Design cordic_sin_cos, start of the top module:
module cordic_sin_cos(clk,rst,target_angle,x_res,y_res);
 input clk,rst;   
 input signed [19:0] target_angle;    
 output reg signed [19:0] x_res;  
 output reg signed [19:0] y_res;  
 wire signed [19:0] x_res_comb;  
 wire signed [19:0] y_res_comb;  
 reg signed [19:0] x [9:0];   
 reg signed [19:0] y [9:0];   
 wire signed[19:0] arc_tan [8:0];   
 reg  signed[19:0] z[8:0];   
 reg  d[8:0];  
 wire signed [19:0] target_angle_conv;   
 wire [2:0] quadrant_loc;  
 assign arc_tan[0] = {{6{1'b0}},10'b0000101101,4'b0000};    
 assign arc_tan[1] = {{6{1'b0}},10'b0000011010,4'b1001};    
 assign arc_tan[2] = {{6{1'b0}},10'b0000001110,4'b0000};    
 assign arc_tan[3] = {{6{1'b0}},10'b0000000111,4'b0010};    
 assign arc_tan[4] = {{6{1'b0}},10'b0000000011,4'b1001};    
 assign arc_tan[5] = {{6{1'b0}},10'b0000000001,4'b1100};    
 assign arc_tan[6] = {{6{1'b0}},10'b0000000000,4'b1110};    
 assign arc_tan[7] = {{6{1'b0}},10'b0000000000,4'b0111};    
 assign arc_tan[8] = {{6{1'b0}},10'b0000000000,4'b0011};    
 get_conv_target_angle conv_angle(.target_angle(target_angle),.target_angle_conv(target_angle_conv),.quadrant_loc(quadrant_loc));
 output_mapping out_map(.x(x[9][19:0]),.y(y[9][19:0]),.quadrant_loc(quadrant_loc),.x_res(x_res_comb),.y_res(y_res_comb));
 always@(posedge clk)
  begin
    if (rst == 0)
       begin
  ...
clock: 14.2 ns
lec_check: 0
abc_area: 1
cap_margin: 20
core_margin: 2
core_utilization: 72
cts_cluster_diameter: 395
cts_cluster_size: 100
place_density_lb_addon: 0.04
setup_slack_margin: 4.21
slew_margin: 20
tns_end_percent: 5
run.sh (not shown) runs the stock make flow with config.mk's settings and CLKGATE_MAP_FILE=.
The first run never finished: it broke off in 3_5_place_dp.
Change:
CTS_CLUSTER_DIAMETER = 240   (was 395)
CTS_CLUSTER_SIZE = 97   (was 100)
PLACE_DENSITY_LB_ADDON = default   (was 0.04)
SETUP_SLACK_MARGIN = default   (was 4.21)
TNS_END_PERCENT = default   (was 5)
clock period = 41.1 ns   (was 14.2 ns; I/O delays follow)
Effect: The changed run finished clean. Synthesized area stays the same. Synthesized cell count is unchanged. Die size is unchanged.
Change:
ABC_AREA = default   (was 1)
CORE_UTILIZATION = 40   (was 72)
CTS_CLUSTER_DIAMETER = default   (was 240)
CTS_CLUSTER_SIZE = default   (was 97)
GPL_TIMING_DRIVEN = 0   (was default)
TNS_END_PERCENT = 5   (was default)
clock period = 35.0 ns   (was 41.1 ns; I/O delays follow)
=> The changed run completed with no timing, DRC or antenna violations; final area rises by 4.8%; core utilization went down by 32 points; non-clock buffer count is higher by 74; via count went down by 9.0%; wire length climbs by 3.6%.
Change:
GPL_TIMING_DRIVEN = default   (was 0)
TNS_END_PERCENT = default   (was 5)
Effect:
- The new run completed without violations
- sequential cell count is unchanged
- sequential share of layout area is about the same
- non-clock buffer count decreases by 44
- global-route usage decreases by 0.72 points
- setup slack improves by 0.14 ns
- wire length decreases by a few percent
- via count decreases slightly

========
Setup of red:
Starting RTL as in the previous note.
==> flow/design.v (excerpt) <==
module cordic_sin_cos(clk,rst,target_angle,x_res,y_res);
 input clk,rst;   
 input signed [19:0] target_angle;    
 output reg signed [19:0] x_res;  
 output reg signed [19:0] y_res;  
 wire signed [19:0] x_res_comb;  
 wire signed [19:0] y_res_comb;  
 reg signed [19:0] x [9:0];   
 reg signed [19:0] y [9:0];   
 wire signed[19:0] arc_tan [8:0];   
 reg  signed[19:0] z[8:0];   
 reg  d[8:0];  
 wire signed [19:0] target_angle_conv;   
 wire [2:0] quadrant_loc;  
 assign arc_tan[0] = {{6{1'b0}},10'b0000101101,4'b0000};    
 assign arc_tan[1] = {{6{1'b0}},10'b0000011010,4'b1001};    
 assign arc_tan[2] = {{6{1'b0}},10'b0000001110,4'b0000};    
 assign arc_tan[3] = {{6{1'b0}},10'b0000000111,4'b0010};    
 assign arc_tan[4] = {{6{1'b0}},10'b0000000011,4'b1001};    
 assign arc_tan[5] = {{6{1'b0}},10'b0000000001,4'b1100};    
 assign arc_tan[6] = {{6{1'b0}},10'b0000000000,4'b1110};    
 assign arc_tan[7] = {{6{1'b0}},10'b0000000000,4'b0111};    
 assign arc_tan[8] = {{6{1'b0}},10'b0000000000,4'b0011};    
 get_conv_target_angle conv_angle(.target_angle(target_angle),.target_angle_conv(target_angle_conv),.quadrant_loc(quadrant_loc));
 output_mapping out_map(.x(x[9][19:0]),.y(y[9][19:0]),.quadrant_loc(quadrant_loc),.x_res(x_res_comb),.y_res(y_res_comb));
 always@(posedge clk)
  begin
    if (rst == 0)
       begin
         x_res [19:0]     <= 20'b0;
         y_res [19:0]     <= 20'b0;  
       end 
    else 
       begin
         x_res [19:0] <= x_res_comb;
         y_res [19:0] <= y_res_comb;
       end
  end
 always@(*)
   begin
      x[0] = 20'b00001001101101110001;  
      y[0] = 20'b00000000000000000000;  
      z[0] = target_angle_conv;  
      d[0] = (z[0][19] == 0) ? 1 : 0;   
   end
 always@(*)
   begin
     x[1] = (d[0] == 1) ? (x[0] - y[0]) : (x[0]+y[0]);
     y[1] = (d[0] == 1) ? (y[0] + x[0]) : (y[0]-x[0]);
     z[1] = (d[0] == 1) ? (z[0] - arc_tan[0]) : (z[0]+arc_tan[0]);
     d[1] = (z[1][19] == 0) ? 1 : 0;
     x[2] = (d[1] == 1) ? (x[1] - (y[1]>>>1)) : (x[1]+(y[1]>>>1));
  ...
export LEC_CHECK = 0
export ABC_AREA = 1
export CAP_MARGIN = 20
export CORE_ASPECT_RATIO = 1.39
export CORE_MARGIN = 2
export CORE_UTILIZATION = 72
export CTS_CLUSTER_DIAMETER = 240
export CTS_CLUSTER_SIZE = 97
export HOLD_SLACK_MARGIN = 0.18
export PLACE_DENSITY = 0.4
export SLEW_MARGIN = 20
export TNS_END_PERCENT = 50
create_clock -name core_clock -period 32.4 [get_ports {clk}]
red: done, clean on timing, DRC and antenna
Input-level comparison between blue and red:
Settings: PLACE_DENSITY_LB_ADDON now 0.0, previously not set; CORE_ASPECT_RATIO no longer set, was 1.39; CTS_CLUSTER_SIZE no longer set, was 97; PLACE_DENSITY no longer set, was 0.4; ABC_AREA no longer set, was 1; HOLD_SLACK_MARGIN no longer set, was 0.18; TNS_END_PERCENT no longer set, was 50; CTS_CLUSTER_DIAMETER no longer set, was 240; the clock period (ns, I/O delays scaled along) now 27.5, was 32.4.
Findings:
blue: it failed during clock tree synthesis (4_1_cts), and the tool reported DPL-0038.
Number of nets at floorplan (red / blue): 1.13
Die area ends up lower on blue.
Between blue and red, it is blue whose post-synthesis chip area from yosys is lower, by 1.1%.
diff inputs: blue => green
Settings: a change of CORE_UTILIZATION from 72 to 58; an added SETUP_SLACK_MARGIN of 4.65; a deleted PLACE_DENSITY_LB_ADDON that had been 0.0; a change of the clock period (ns, I/O delays scaled along) from 27.5 to 28.2.
==> results <==
green is listed as incomplete: the tool reported an error in global routing (5_1_grt) and the run ended there.
NOTE die width blue->green increased by more than 10%
Summary of green over blue: number of cells in Yosys stat essentially unchanged; synthesized cell count essentially unchanged; sum of net half-perimeters after detailed placement decreased about 24%; floorplan core area increased 7800 um2.
blue -> green: post-synthesis mux area share delta 0, exact match
On die size, the lower figure sits with blue, not green.
### green -> orange
Settings: removing SETUP_SLACK_MARGIN (formerly 4.65); changing CORE_UTILIZATION from 58 to 65; changing the clock period (ns, I/O delays scaled along) from 28.2 to 27.5.
==> comparison <==
orange failed in clock tree synthesis (4_1_cts) with DPL-0033.
The run showing the smaller placeable core region is orange.
Any difference in number of distinct library cells after synthesis between orange and green is small enough to ignore.
In orange the floorplan core density turned out 7.1 points higher than in green.
orange: global placement routability congestion about 4% above green
| setup slack after placement | higher: green |
Chip width (orange vs. green) decreases by a few percent
Relative to green, total instance count after detailed placement has increased by 302 in orange.
Going from green to orange, the half-perimeter wire length after placement was found to have gone up by 9.9 mm.
Taking orange as 1.0, green lands at 1.06 on die boundary height.
Edits applied to the flow inputs when going from orange to purple:
Settings: TNS_END_PERCENT newly set to 5; SETUP_SLACK_MARGIN newly set to -2.0; the clock period (ns, I/O delays scaled along) changed from 27.5 to 30.6.
Notes after the runs:
Ran to the end and failed final checks on negative setup slack: purple. | HPWL after detailed placement | higher: orange |. Comparing purple against orange, there is no change at all in number of enable-type register cells in the synthesized netlist. Compared purple against orange; die outline area within noise. Diff orange..purple | chip area in the Yosys report | unchanged.

========
Starting RTL as in the previous note.
Settings: LEC_CHECK=0, ABC_AREA=1, CAP_MARGIN=35, CELL_PAD_IN_SITES_DETAIL_PLACEMENT=2, CELL_PAD_IN_SITES_GLOBAL_PLACEMENT=2, CORE_ASPECT_RATIO=0.77, CORE_MARGIN=8, CORE_UTILIZATION=60, CTS_CLUSTER_DIAMETER=175, CTS_CLUSTER_SIZE=79, GPL_ROUTABILITY_DRIVEN=0, GPL_TIMING_DRIVEN=0, HOLD_SLACK_MARGIN=0.2, MAX_ROUTING_LAYER=met4, MIN_ROUTING_LAYER=met2, PLACE_DENSITY_LB_ADDON=0.21, SETUP_SLACK_MARGIN=5.0, SLEW_MARGIN=30, TNS_END_PERCENT=85; clock period 44.8 ns.
The first run stopped in 3_1_place_gp_skip_io.
==> next run, changes <==
==> flow/config.mk (replaced) <==
export PLATFORM = sky130hd
export DESIGN_NAME = cordic_sin_cos
export DESIGN_NICKNAME = cordic_sin_cos
export VERILOG_FILES = /design/flow/design.v
export SDC_FILE = /design/flow/constraint.sdc
export NUM_CORES = 4
export LEC_CHECK = 0
export CAP_MARGIN = 35
export CORE_MARGIN = 2
export CORE_UTILIZATION = 68
export CTS_CLUSTER_SIZE = 18
export SLEW_MARGIN = 20
==> flow/constraint.sdc (replaced) <==
create_clock -name core_clock -period 17.5 [get_ports {clk}]
set_input_delay 3.5000 -clock core_clock [delete_from_list [all_inputs] [get_ports {clk}]]
set_output_delay 3.5000 -clock core_clock [all_outputs]
set_load 0.01 [all_outputs]
=> Now the flow aborted during 3_5_place_dp; synthesized area falls slightly; die size fell by about a fifth; synthesized cell count goes down by roughly a tenth.
==> next run, changes <==
--- a/flow/config.mk
+++ b/flow/config.mk
@@ -8 +8 @@
-export CAP_MARGIN = 35
+export CAP_MARGIN = 20
@@ -10,2 +10 @@
-export CORE_UTILIZATION = 68
-export CTS_CLUSTER_SIZE = 18
+export CORE_UTILIZATION = 40
==> flow/constraint.sdc (replaced) <==
create_clock -name core_clock -period 33.7 [get_ports {clk}]
set_input_delay 6.7400 -clock core_clock [delete_from_list [all_inputs] [get_ports {clk}]]
set_output_delay 6.7400 -clock core_clock [all_outputs]
set_load 0.01 [all_outputs]
Now the flow ran to the end with no violations; synthesized area is unchanged; synthesized cell count is unchanged; die area goes up by 68%.
==> next run, changes <==
--- a/flow/config.mk
+++ b/flow/config.mk
@@ -10 +10 @@
-export CORE_UTILIZATION = 40
+export CORE_UTILIZATION = 65
==> flow/constraint.sdc (replaced) <==
create_clock -name core_clock -period 28.2 [get_ports {clk}]
set_input_delay 5.6400 -clock core_clock [delete_from_list [all_inputs] [get_ports {clk}]]
set_output_delay 5.6400 -clock core_clock [all_outputs]
set_load 0.01 [all_outputs]
Now the flow stopped in 5_1_grt.
Die size is lower by 38%.
Area after synthesis is unchanged.
Synthesized cell count is unchanged.
==> next run, changes <==
--- a/flow/config.mk
+++ b/flow/config.mk
@@ -7,0 +8 @@
+export ABC_AREA = 1
@@ -10,0 +12 @@
+export PLACE_DENSITY_LB_ADDON = 0.04
==> flow/constraint.sdc (replaced) <==
create_clock -name core_clock -period 14.2 [get_ports {clk}]
set_input_delay 2.8400 -clock core_clock [delete_from_list [all_inputs] [get_ports {clk}]]
set_output_delay 2.8400 -clock core_clock [all_outputs]
set_load 0.01 [all_outputs]
The new run died in 3_5_place_dp.
Synthesized cell count grows by 15%.
Area after synthesis grows by about 1.1%.
Die size grows by about 1.1%.
==> next run, changes <==
--- a/flow/config.mk
+++ b/flow/config.mk
@@ -8 +7,0 @@
-export ABC_AREA = 1
@@ -11,2 +10,2 @@
-export CORE_UTILIZATION = 65
-export PLACE_DENSITY_LB_ADDON = 0.04
+export CORE_UTILIZATION = 69
+export CTS_CLUSTER_SIZE = 97
==> flow/constraint.sdc (replaced) <==
create_clock -name core_clock -period 41.1 [get_ports {clk}]
set_input_delay 8.2200 -clock core_clock [delete_from_list [all_inputs] [get_ports {clk}]]
set_output_delay 8.2200 -clock core_clock [all_outputs]
set_load 0.01 [all_outputs]
What happened: Now the flow finished clean; synthesized cell count fell by roughly a tenth; die area fell by a few percent; area after synthesis fell slightly.

========
cordic_sin_cos again, from the RTL that the note above started with.
clock: 44.8 ns
lec_check: 0
cap_margin: 35
cell_pad_in_sites_detail_placement: 2
cell_pad_in_sites_global_placement: 2
core_margin: 2
core_utilization: 37
cts_cluster_diameter: 136
gpl_timing_driven: 0
min_routing_layer: met2
place_density_lb_addon: 0.21
setup_slack_margin: 0.31
slew_margin: 30
tns_end_percent: 80
Next try:
==> flow/config.mk (replaced) <==
export PLATFORM = sky130hd
export DESIGN_NAME = cordic_sin_cos
export DESIGN_NICKNAME = cordic_sin_cos
export VERILOG_FILES = /design/flow/design.v
export SDC_FILE = /design/flow/constraint.sdc
export NUM_CORES = 4
export LEC_CHECK = 0
export CAP_MARGIN = 35
export CELL_PAD_IN_SITES_GLOBAL_PLACEMENT = 0
export CORE_MARGIN = 2
export CORE_UTILIZATION = 65
export CTS_CLUSTER_DIAMETER = 84
export SETUP_SLACK_MARGIN = 5.0
export SLEW_MARGIN = 30
export TNS_END_PERCENT = 80
==> flow/constraint.sdc (replaced) <==
create_clock -name core_clock -period 34.9 [get_ports {clk}]
set_input_delay 6.9800 -clock core_clock [delete_from_list [all_inputs] [get_ports {clk}]]
set_output_delay 6.9800 -clock core_clock [all_outputs]
set_load 0.01 [all_outputs]
=> This time the run never finished: it broke off in 5_1_grt, error GRT-0232; die area is lower by 42%; area after synthesis does not change; synthesized cell count does not change.
Next try:
==> flow/config.mk (replaced) <==
export PLATFORM = sky130hd
export DESIGN_NAME = cordic_sin_cos
export DESIGN_NICKNAME = cordic_sin_cos
export VERILOG_FILES = /design/flow/design.v
export SDC_FILE = /design/flow/constraint.sdc
export NUM_CORES = 4
export LEC_CHECK = 0
export CAP_MARGIN = 20
export CORE_MARGIN = 2
export CORE_UTILIZATION = 63
export SLEW_MARGIN = 20
==> flow/constraint.sdc (replaced) <==
create_clock -name core_clock -period 33.7 [get_ports {clk}]
set_input_delay 6.7400 -clock core_clock [delete_from_list [all_inputs] [get_ports {clk}]]
set_output_delay 6.7400 -clock core_clock [all_outputs]
set_load 0.01 [all_outputs]
=> Now the flow completed with no timing, DRC or antenna violations. Synthesized area is unchanged. Die size went up by 3.1%. Synthesized cell count does not change.
Next try:
--- a/flow/config.mk
+++ b/flow/config.mk
@@ -6,6 +6,7 @@
 export NUM_CORES = 4
 export LEC_CHECK = 0
-export CAP_MARGIN = 20
+export CAP_MARGIN = 5
 export CORE_MARGIN = 2
-export CORE_UTILIZATION = 63
+export CORE_UTILIZATION = 32
 export SLEW_MARGIN = 20
+export TNS_END_PERCENT = 20
==> flow/constraint.sdc (replaced) <==
create_clock -name core_clock -period 35.0 [get_ports {clk}]
set_input_delay 7.0000 -clock core_clock [delete_from_list [all_inputs] [get_ports {clk}]]
set_output_delay 7.0000 -clock core_clock [all_outputs]
set_load 0.01 [all_outputs]
Cell area rises by 1.0%; worst setup slack improves by 0.17 ns; first-iteration DRC count falls by 22%.
Next try:
==> flow/config.mk (replaced) <==
export PLATFORM = sky130hd
export DESIGN_NAME = cordic_sin_cos
export DESIGN_NICKNAME = cordic_sin_cos
export VERILOG_FILES = /design/flow/design.v
export SDC_FILE = /design/flow/constraint.sdc
export NUM_CORES = 4
export LEC_CHECK = 0
export CAP_MARGIN = 0
export CELL_PAD_IN_SITES_DETAIL_PLACEMENT = 1
export CELL_PAD_IN_SITES_GLOBAL_PLACEMENT = 1
export CORE_MARGIN = 7
export CORE_UTILIZATION = 40
export CTS_CLUSTER_DIAMETER = 319
export CTS_CLUSTER_SIZE = 67
export GPL_ROUTABILITY_DRIVEN = 1
export GPL_TIMING_DRIVEN = 0
export SLEW_MARGIN = 10
=>
- The changed run completed with no timing, DRC or antenna violations
- core utilization rose by 10 points
- design area rose by 2.4%
- worst setup slack got worse by 0.26 ns
- clock-buffer cell count rose by 1
- hold slack improved by 0.12 ns
- die area fell by 13%
Next try:
--- a/flow/config.mk
+++ b/flow/config.mk
@@ -11,7 +11,8 @@
 export CORE_MARGIN = 7
 export CORE_UTILIZATION = 40
-export CTS_CLUSTER_DIAMETER = 319
+export CTS_CLUSTER_DIAMETER = 350
 export CTS_CLUSTER_SIZE = 67
 export GPL_ROUTABILITY_DRIVEN = 1
 export GPL_TIMING_DRIVEN = 0
+export SETUP_SLACK_MARGIN = 5.0
 export SLEW_MARGIN = 10
Effect:
- The changed run produced a clean layout
- cell count grows by 10%
- wire length is higher by about 21%
- cell area went up by about 30%
- clock-buffer cell count is unchanged
- via count grows by 11%
- global-route usage climbs by 2.6 points
